==> inputs of build 34 <==
==> flow/design.v <==
module subtractor_16bits(
    input [15:0] a,
    input [15:0] b,
    input bin,
    output [15:0] diff,
    output bout
);
    assign {bout, diff} = a - b - bin;
endmodule
module adder_16bits(
    input [15:0] a,
    input [15:0] b,
    input cin,
    output [15:0] sum,
    output cout
);
    assign {cout, sum} = a + b + cin;
endmodule
module multiplier_16bits(
    input [15:0] a,
    input [15:0] b,
    output [31:0] product
);
    assign product = a * b;
endmodule
module divider_16bits(
    input [15:0] dividend,
    input [15:0] divisor,
    output [15:0] quotient,
    output [15:0] remainder
);
    assign quotient = dividend / divisor;
    assign remainder = dividend % divisor;
endmodule
module dff_16bit (
    input      [15:0] d,
    input             clk,
    input             rstn,
    input             en,
    output reg [15:0] q
);
    always @(posedge clk) begin
        if (!rstn)
            q <= 16'b0;
        else if (en)
            q <= d;
    end
endmodule
module unified_computing_system (
    input      [15:0] d_a,           
    input      [15:0] d_b,           
    input      [1:0]  op_code,       
    input             clk,
    input             rstn,
    input             en_a,           
    input             en_b,           
    input             en_result,      
    input             cin,            
    input             bin,            
    output reg [31:0] result,         
    output reg [15:0] remainder,      
    output reg        cout,           
    output reg        bout,           
    output reg        overflow_flag,  
    output reg        error_flag      
);
    wire [15:0] q_a;            
    wire [15:0] q_b;            
    wire [15:0] sum_result;
    wire        sum_cout;
    wire [15:0] diff_result;
    wire        diff_bout;
    wire [31:0] product_result;
    wire [15:0] quotient_result;
    wire [15:0] remainder_result;
    reg [31:0] temp_result;
    reg [15:0] temp_remainder;
    reg        temp_cout;
    reg        temp_bout;
    reg        temp_overflow;
    reg        temp_error;
    dff_16bit register_a_inst (
        .d   (d_a),
        .clk (clk),
        .rstn(rstn),
        .en  (en_a),
        .q   (q_a)
    );
    dff_16bit register_b_inst (
        .d   (d_b),
        .clk (clk),
        .rstn(rstn),
        .en  (en_b),
        .q   (q_b)
    );
    adder_16bits adder_inst (
        .a   (q_a),
        .b   (q_b),
        .cin (cin),
        .sum (sum_result),
        .cout(sum_cout)
    );
    subtractor_16bits subtractor_inst (
        .a    (q_a),
        .b    (q_b),
        .bin  (bin),
        .diff (diff_result),
        .bout (diff_bout)
    );
    multiplier_16bits multiplier_inst (
        .a      (q_a),
        .b      (q_b),
        .product(product_result)
    );
    divider_16bits divider_inst (
        .dividend (q_a),
        .divisor  (q_b),
        .quotient (quotient_result),
        .remainder(remainder_result)
    );
    always @(*) begin
        temp_result = 32'b0;
        temp_remainder = 16'b0;
        temp_cout = 1'b0;
        temp_bout = 1'b0;
        temp_overflow = 1'b0;
        temp_error = 1'b0;
        case(op_code)
            2'b00: begin  
                temp_result = {16'b0, sum_result};
                temp_cout = sum_cout;
                if ((q_a[15] == q_b[15]) && (sum_result[15] != q_a[15])) begin
                    temp_overflow = 1'b1;
                end
            end
            2'b01: begin  
                temp_result = {16'b0, diff_result};
                temp_bout = diff_bout;
                if ((q_a[15] != q_b[15]) && (diff_result[15] != q_a[15])) begin
                    temp_overflow = 1'b1;
                end
            end
            2'b10: begin  
                temp_result = product_result;
                if (product_result[31:16] != 16'b0 && 
                    product_result[31:16] != 16'hFFFF) begin
                    temp_overflow = 1'b1;
                end
            end
            2'b11: begin  
                if (q_b == 16'b0) begin  
                    temp_result = 32'b0;
                    temp_error = 1'b1;
                end else begin
                    temp_result = {16'b0, quotient_result};  
                    temp_remainder = remainder_result;
                end
            end
            default: begin
            end
        endcase
    end
    always @(posedge clk) begin
        if (!rstn) begin
            result <= 32'b0;
            remainder <= 16'b0;
            cout <= 1'b0;
            bout <= 1'b0;
            overflow_flag <= 1'b0;
            error_flag <= 1'b0;
        end
        else if (en_result) begin
            result <= temp_result;
            remainder <= temp_remainder;
            cout <= temp_cout;
            bout <= temp_bout;
            overflow_flag <= temp_overflow;
            error_flag <= temp_error;
        end
    end
endmodule
==> flow/run.sh <==
#!/bin/bash
# the make line also repeats each setting of config.mk as NAME=value (left out here)
make -C /OpenROAD-flow-scripts/flow DESIGN_CONFIG=/design/flow/config.mk WORK_HOME=/design/flow/orfs CLKGATE_MAP_FILE= finish
==> flow/config.mk <==
export PLATFORM = sky130hd
export DESIGN_NAME = unified_computing_system
export DESIGN_NICKNAME = unified_computing_system
export VERILOG_FILES = /design/flow/design.v
export SDC_FILE = /design/flow/constraint.sdc
export NUM_CORES = 4
export LEC_CHECK = 0
export CAP_MARGIN = 20
export CELL_PAD_IN_SITES_GLOBAL_PLACEMENT = 0
export CORE_MARGIN = 2
export CORE_UTILIZATION = 68
export GPL_ROUTABILITY_DRIVEN = 0
export PLACE_DENSITY_LB_ADDON = 0.2
export SLEW_MARGIN = 20
export TNS_END_PERCENT = 5
==> flow/constraint.sdc <==
create_clock -name core_clock -period 25.2 [get_ports {clk}]
set_input_delay 5.0400 -clock core_clock [delete_from_list [all_inputs] [get_ports {clk}]]
set_output_delay 5.0400 -clock core_clock [all_outputs]
set_load 0.01 [all_outputs]
==> inputs of trial 50, as changes to build 34 <==
CORE_UTILIZATION = 70   (was 68)
PLACE_DENSITY = 0.65   (was default)
PLACE_DENSITY_LB_ADDON = default   (was 0.2)
SETUP_SLACK_MARGIN = -0.32   (was default)
TNS_END_PERCENT = default   (was 5)
==> flow/constraint.sdc (replaced) <==
create_clock -name core_clock -period 22.8 [get_ports {clk}]
set_input_delay 4.5600 -clock core_clock [delete_from_list [all_inputs] [get_ports {clk}]]
set_output_delay 4.5600 -clock core_clock [all_outputs]
set_load 0.01 [all_outputs]
==> results <==
- Synthesized area is the same in build 34 and trial 50.
- Synthesized cell count is the same in trial 50 and build 34.
- Trial 50 did not get past 5_1_grt. Build 34 finished but failed the layout checks on negative setup slack.
- In build 34 the die size is higher than in trial 50, by about 3%.

---

==> v38 <==
RTL: the design.v shown in full above, as it stands there.
clock: 45.5 ns
lec_check: 0
abc_area: 1
cap_margin: 20
cell_pad_in_sites_global_placement: 2
core_margin: 2
core_utilization: 25
cts_cluster_diameter: 301
cts_cluster_size: 100
gpl_routability_driven: 0
place_density: 0.81
slew_margin: 0
tns_end_percent: 35
run.sh (not shown) runs the stock make flow with config.mk's settings and CLKGATE_MAP_FILE=.
==> v35 (differences from v38) <==
Settings changed: CELL_PAD_IN_SITES_GLOBAL_PLACEMENT 2 to 0, CORE_UTILIZATION 25 to 72, CTS_CLUSTER_DIAMETER 301 to unset, CTS_CLUSTER_SIZE 100 to unset, PLACE_DENSITY 0.81 to unset, PLACE_DENSITY_LB_ADDON set to 0.04, SLEW_MARGIN 0 to 20, TNS_END_PERCENT 35 to 5.
==> flow/constraint.sdc (replaced) <==
create_clock -name core_clock -period 25.1 [get_ports {clk}]
set_input_delay 5.0200 -clock core_clock [delete_from_list [all_inputs] [get_ports {clk}]]
set_output_delay 5.0200 -clock core_clock [all_outputs]
set_load 0.01 [all_outputs]
==> v13 (differences from v38) <==
Settings changed: ABC_AREA 1 to unset, CELL_PAD_IN_SITES_GLOBAL_PLACEMENT 2 to unset, CORE_UTILIZATION 25 to 68, CTS_CLUSTER_DIAMETER 301 to unset, CTS_CLUSTER_SIZE 100 to unset, GPL_ROUTABILITY_DRIVEN 0 to unset, PLACE_DENSITY 0.81 to unset, PLACE_DENSITY_LB_ADDON set to 0.07, SLEW_MARGIN 0 to 20, TNS_END_PERCENT 35 to 5.
==> flow/constraint.sdc (replaced) <==
create_clock -name core_clock -period 26.0 [get_ports {clk}]
set_input_delay 5.2000 -clock core_clock [delete_from_list [all_inputs] [get_ports {clk}]]
set_output_delay 5.2000 -clock core_clock [all_outputs]
set_load 0.01 [all_outputs]
==> results <==
|  | v35 | v38 | v13 |
|---|---|---|---|
| Run status | complete, but fails checks | no timing/DRC/antenna violations | complete, but fails checks |
| Reasons for failing layout checks | negative setup slack | - | negative setup slack |
| Worst clock skew | 0.0166 ns | 0.0175 ns | 0.0146 ns |
| Reg-to-reg critical path startpoint | register_b_inst.q[11] | register_b_inst.q[10] | register_b_inst.q[14] |
| Delay of the slowest cell on the worst path | 0.40 ns | 0.71 ns | 0.41 ns |
| HPWL reported at the end of detailed placement | 51.6 mm | 59.8 mm | 53.2 mm |
| Net count after synthesis | 3624 | 3624 | 3099 |
| Worst slack, placed | -1.10 ns | 15.86 ns | -1.05 ns |
| Data required time at the worst endpoint | 25.40 ns | 45.73 ns | 26.25 ns |
| Routed length on met2 | 35.2 mm | 33.3 mm | 31.7 mm |
| Global-route track usage on met1 | 47.5% | 25.0% | 53.5% |
| Max-slew headroom at the worst pin | 8.77% | 30.2% | 27.7% |
| Placed insts | 3544 | 4252 | 3101 |
| Buffer and inverter count on the worst path | 28 | 24 | 17 |
| Final cell utilization of the core | 86.6% | 27.9% | 82.6% |
| Worst hold margin | 0.464 ns | 0.462 ns | 0.497 ns |
| Multiplexer share | 0% | 0% | 3.32% |
| Number of cells in the yosys synthesis report | 3094 | 3094 | 2569 |
| Area of the mapped netlist | 21400 um^2 | 21400 um^2 | 20300 um^2 |
| Number of filler instances in the final layout | 1616 | 9604 | 1891 |
| Area of the core region | 29400 um^2 | 84900 um^2 | 29500 um^2 |
| Detailed-routing wirelength on met1 | 26.0 mm | 37.2 mm | 25.8 mm |
